==> flow/design.v (excerpt) <==
module sort_top (
  input             clk,
  input      [31:0] a, b, c, d, e, f,
  output reg [31:0] m, n, o, p, q, r
);
Settings: LEC_CHECK=0, ABC_AREA=0, CAP_MARGIN=20, CELL_PAD_IN_SITES_DETAIL_PLACEMENT=0, CELL_PAD_IN_SITES_GLOBAL_PLACEMENT=2, CORE_MARGIN=2, CORE_UTILIZATION=40, CTS_CLUSTER_DIAMETER=300, CTS_CLUSTER_SIZE=10, MAX_ROUTING_LAYER=met5, MIN_ROUTING_LAYER=met2, PLACE_DENSITY_LB_ADDON=0.18, SLEW_MARGIN=20, TNS_END_PERCENT=70; clock period 44.0 ns.
run.sh (not shown) runs the stock make flow with config.mk's settings and CLKGATE_MAP_FILE=.
The baseline never finished: it broke off in global routing (GRT-0116).
Next try:
Settings changed: ABC_AREA 0 to unset, CELL_PAD_IN_SITES_DETAIL_PLACEMENT 0 to unset, CELL_PAD_IN_SITES_GLOBAL_PLACEMENT 2 to unset, CORE_UTILIZATION 40 to 57, CTS_CLUSTER_DIAMETER 300 to unset, CTS_CLUSTER_SIZE 10 to unset, MAX_ROUTING_LAYER met5 to unset, MIN_ROUTING_LAYER met2 to unset, PLACE_DENSITY_LB_ADDON 0.18 to unset, TNS_END_PERCENT 70 to unset.
Clock period 44.0 ns to 23.8 ns, I/O delays scaled along.
Result: With this change the flow failed in clock tree synthesis; die area went down by 30%; synthesized cell count stays the same; synthesized area is unchanged.


sort_top again, from the RTL that the note above started with.
==> flow/config.mk <==
export PLATFORM = sky130hd
export DESIGN_NAME = sort_top
export DESIGN_NICKNAME = sort_top
export VERILOG_FILES = /design/flow/design.v
export SDC_FILE = /design/flow/constraint.sdc
export NUM_CORES = 4
export LEC_CHECK = 0
export ABC_AREA = 1
export CAP_MARGIN = 15
export CELL_PAD_IN_SITES_DETAIL_PLACEMENT = 2
export CORE_ASPECT_RATIO = 1.65
export CORE_MARGIN = 3
export CORE_UTILIZATION = 25
export CTS_CLUSTER_DIAMETER = 215
export CTS_CLUSTER_SIZE = 46
export GPL_ROUTABILITY_DRIVEN = 0
export GPL_TIMING_DRIVEN = 0
export MAX_ROUTING_LAYER = met5
export PLACE_DENSITY_LB_ADDON = 0.13
export SETUP_SLACK_MARGIN = 5.0
export SLEW_MARGIN = 20
export TNS_END_PERCENT = 50
==> flow/constraint.sdc <==
create_clock -name core_clock -period 29.1 [get_ports {clk}]
set_input_delay 5.8200 -clock core_clock [delete_from_list [all_inputs] [get_ports {clk}]]
set_output_delay 5.8200 -clock core_clock [all_outputs]
set_load 0.01 [all_outputs]
The first run failed in global routing (5_1_grt) on GRT-0232.
==> next run, changes <==
==> flow/config.mk (replaced) <==
export PLATFORM = sky130hd
export DESIGN_NAME = sort_top
export DESIGN_NICKNAME = sort_top
export VERILOG_FILES = /design/flow/design.v
export SDC_FILE = /design/flow/constraint.sdc
export NUM_CORES = 4
export LEC_CHECK = 0
export CAP_MARGIN = 20
export CORE_MARGIN = 2
export CORE_UTILIZATION = 57
export SETUP_SLACK_MARGIN = 5.0
export SLEW_MARGIN = 20
==> flow/constraint.sdc (replaced) <==
create_clock -name core_clock -period 38.2 [get_ports {clk}]
set_input_delay 7.6400 -clock core_clock [delete_from_list [all_inputs] [get_ports {clk}]]
set_output_delay 7.6400 -clock core_clock [all_outputs]
set_load 0.01 [all_outputs]
The new run stopped in global routing (5_1_grt) with GRT-0116.
Die size falls by 54%.
Synthesized area goes up by 5.7%.
Synthesized cell count went down by 7.0%.
==> next run, changes <==
--- a/flow/config.mk
+++ b/flow/config.mk
@@ -9,4 +9,5 @@
 export CORE_MARGIN = 2
-export CORE_UTILIZATION = 57
-export SETUP_SLACK_MARGIN = 5.0
+export CORE_UTILIZATION = 64
+export SETUP_SLACK_MARGIN = 3.56
 export SLEW_MARGIN = 20
+export TNS_END_PERCENT = 5
==> flow/constraint.sdc (replaced) <==
create_clock -name core_clock -period 18.7 [get_ports {clk}]
set_input_delay 3.7400 -clock core_clock [delete_from_list [all_inputs] [get_ports {clk}]]
set_output_delay 3.7400 -clock core_clock [all_outputs]
set_load 0.01 [all_outputs]
=>
- The changed run aborted during detailed placement (3_5_place_dp) (DPL-0038)
- die size fell by 11%
- synthesized area stays the same
- synthesized cell count stays the same
==> next run, changes <==
--- a/flow/config.mk
+++ b/flow/config.mk
@@ -7,7 +7,7 @@
 export LEC_CHECK = 0
+export ABC_AREA = 1
 export CAP_MARGIN = 20
-export CORE_MARGIN = 2
-export CORE_UTILIZATION = 64
-export SETUP_SLACK_MARGIN = 3.56
+export CELL_PAD_IN_SITES_DETAIL_PLACEMENT = 2
+export CORE_MARGIN = 6
+export CORE_UTILIZATION = 40
 export SLEW_MARGIN = 20
-export TNS_END_PERCENT = 5
==> flow/constraint.sdc (replaced) <==
create_clock -name core_clock -period 44.0 [get_ports {clk}]
set_input_delay 8.8000 -clock core_clock [delete_from_list [all_inputs] [get_ports {clk}]]
set_output_delay 8.8000 -clock core_clock [all_outputs]
set_load 0.01 [all_outputs]
=> The new run failed in detailed placement (3_5_place_dp). Synthesized area fell by a few percent. Synthesized cell count rose by a little under a tenth. Die area rose by well over a third.
==> next run, changes <==
--- a/flow/config.mk
+++ b/flow/config.mk
@@ -7,7 +7,5 @@
 export LEC_CHECK = 0
-export ABC_AREA = 1
 export CAP_MARGIN = 20
-export CELL_PAD_IN_SITES_DETAIL_PLACEMENT = 2
-export CORE_MARGIN = 6
-export CORE_UTILIZATION = 40
+export CORE_MARGIN = 2
+export CORE_UTILIZATION = 17
 export SLEW_MARGIN = 20
==> flow/constraint.sdc (replaced) <==
create_clock -name core_clock -period 54.2 [get_ports {clk}]
set_input_delay 10.8400 -clock core_clock [delete_from_list [all_inputs] [get_ports {clk}]]
set_output_delay 10.8400 -clock core_clock [all_outputs]
set_load 0.01 [all_outputs]
What happened: The new run completed with no timing, DRC or antenna violations; area after synthesis goes up by a few percent; die area goes up by well over a third; synthesized cell count goes down by a few percent.
==> next run, changes <==
--- a/flow/config.mk
+++ b/flow/config.mk
@@ -9,3 +9,4 @@
 export CORE_MARGIN = 2
-export CORE_UTILIZATION = 17
+export CORE_UTILIZATION = 57
+export SETUP_SLACK_MARGIN = -2.0
 export SLEW_MARGIN = 20
==> flow/constraint.sdc (replaced) <==
create_clock -name core_clock -period 38.2 [get_ports {clk}]
set_input_delay 7.6400 -clock core_clock [delete_from_list [all_inputs] [get_ports {clk}]]
set_output_delay 7.6400 -clock core_clock [all_outputs]
set_load 0.01 [all_outputs]
Effect:
- The changed run did not get past global routing (5_1_grt), error GRT-0116
- die size drops by 70%
- synthesized cell count is unchanged
- synthesized area is unchanged


Starting RTL as in the previous note.
clock: 23.8 ns
lec_check: 0
abc_area: 0
cap_margin: 20
cell_pad_in_sites_detail_placement: 0
core_aspect_ratio: 0.59
core_margin: 3
core_utilization: 51
cts_cluster_size: 46
gpl_routability_driven: 1
gpl_timing_driven: 1
max_routing_layer: met5
slew_margin: 20
The starting point did not get past global routing.
Then changed:
ABC_AREA = 1   (was 0)
CELL_PAD_IN_SITES_DETAIL_PLACEMENT = 2   (was 0)
CORE_UTILIZATION = 31   (was 51)
GPL_ROUTABILITY_DRIVEN = 0   (was 1)
GPL_TIMING_DRIVEN = 0   (was 1)
PLACE_DENSITY = 0.54   (was unset)
SETUP_SLACK_MARGIN = 5.0   (was unset)
clock period = 29.1 ns   (was 23.8 ns; I/O delays follow)
=> The changed run failed in detailed placement; die size came out higher by about 54%; synthesized area shrinks by 5.4%; synthesized cell count rises by 7.5%.
Then changed:
ABC_AREA = unset   (was 1)
CELL_PAD_IN_SITES_DETAIL_PLACEMENT = unset   (was 2)
CORE_ASPECT_RATIO = unset   (was 0.59)
CORE_MARGIN = 2   (was 3)
CORE_UTILIZATION = 66   (was 31)
CTS_CLUSTER_SIZE = unset   (was 46)
GPL_ROUTABILITY_DRIVEN = unset   (was 0)
GPL_TIMING_DRIVEN = unset   (was 0)
MAX_ROUTING_LAYER = unset   (was met5)
PLACE_DENSITY = unset   (was 0.54)
SETUP_SLACK_MARGIN = unset   (was 5.0)
clock period = 14.7 ns   (was 29.1 ns; I/O delays follow)
The changed run did not get past detailed placement.
Area after synthesis came out higher by a few percent.
Die size came out lower by well over a third.
Synthesized cell count came out lower by a few percent.
Then changed:
ABC_AREA = 1   (was unset)
CORE_UTILIZATION = 40   (was 66)
MAX_ROUTING_LAYER = met4   (was unset)
MIN_ROUTING_LAYER = met2   (was unset)
PLACE_DENSITY_LB_ADDON = 0.18   (was unset)
clock period = 44.0 ns   (was 14.7 ns; I/O delays follow)
After rerunning: The changed run stopped in global routing; synthesized cell count rises by 7.5%; die area went up by 55%; synthesized area is lower by 5.4%.
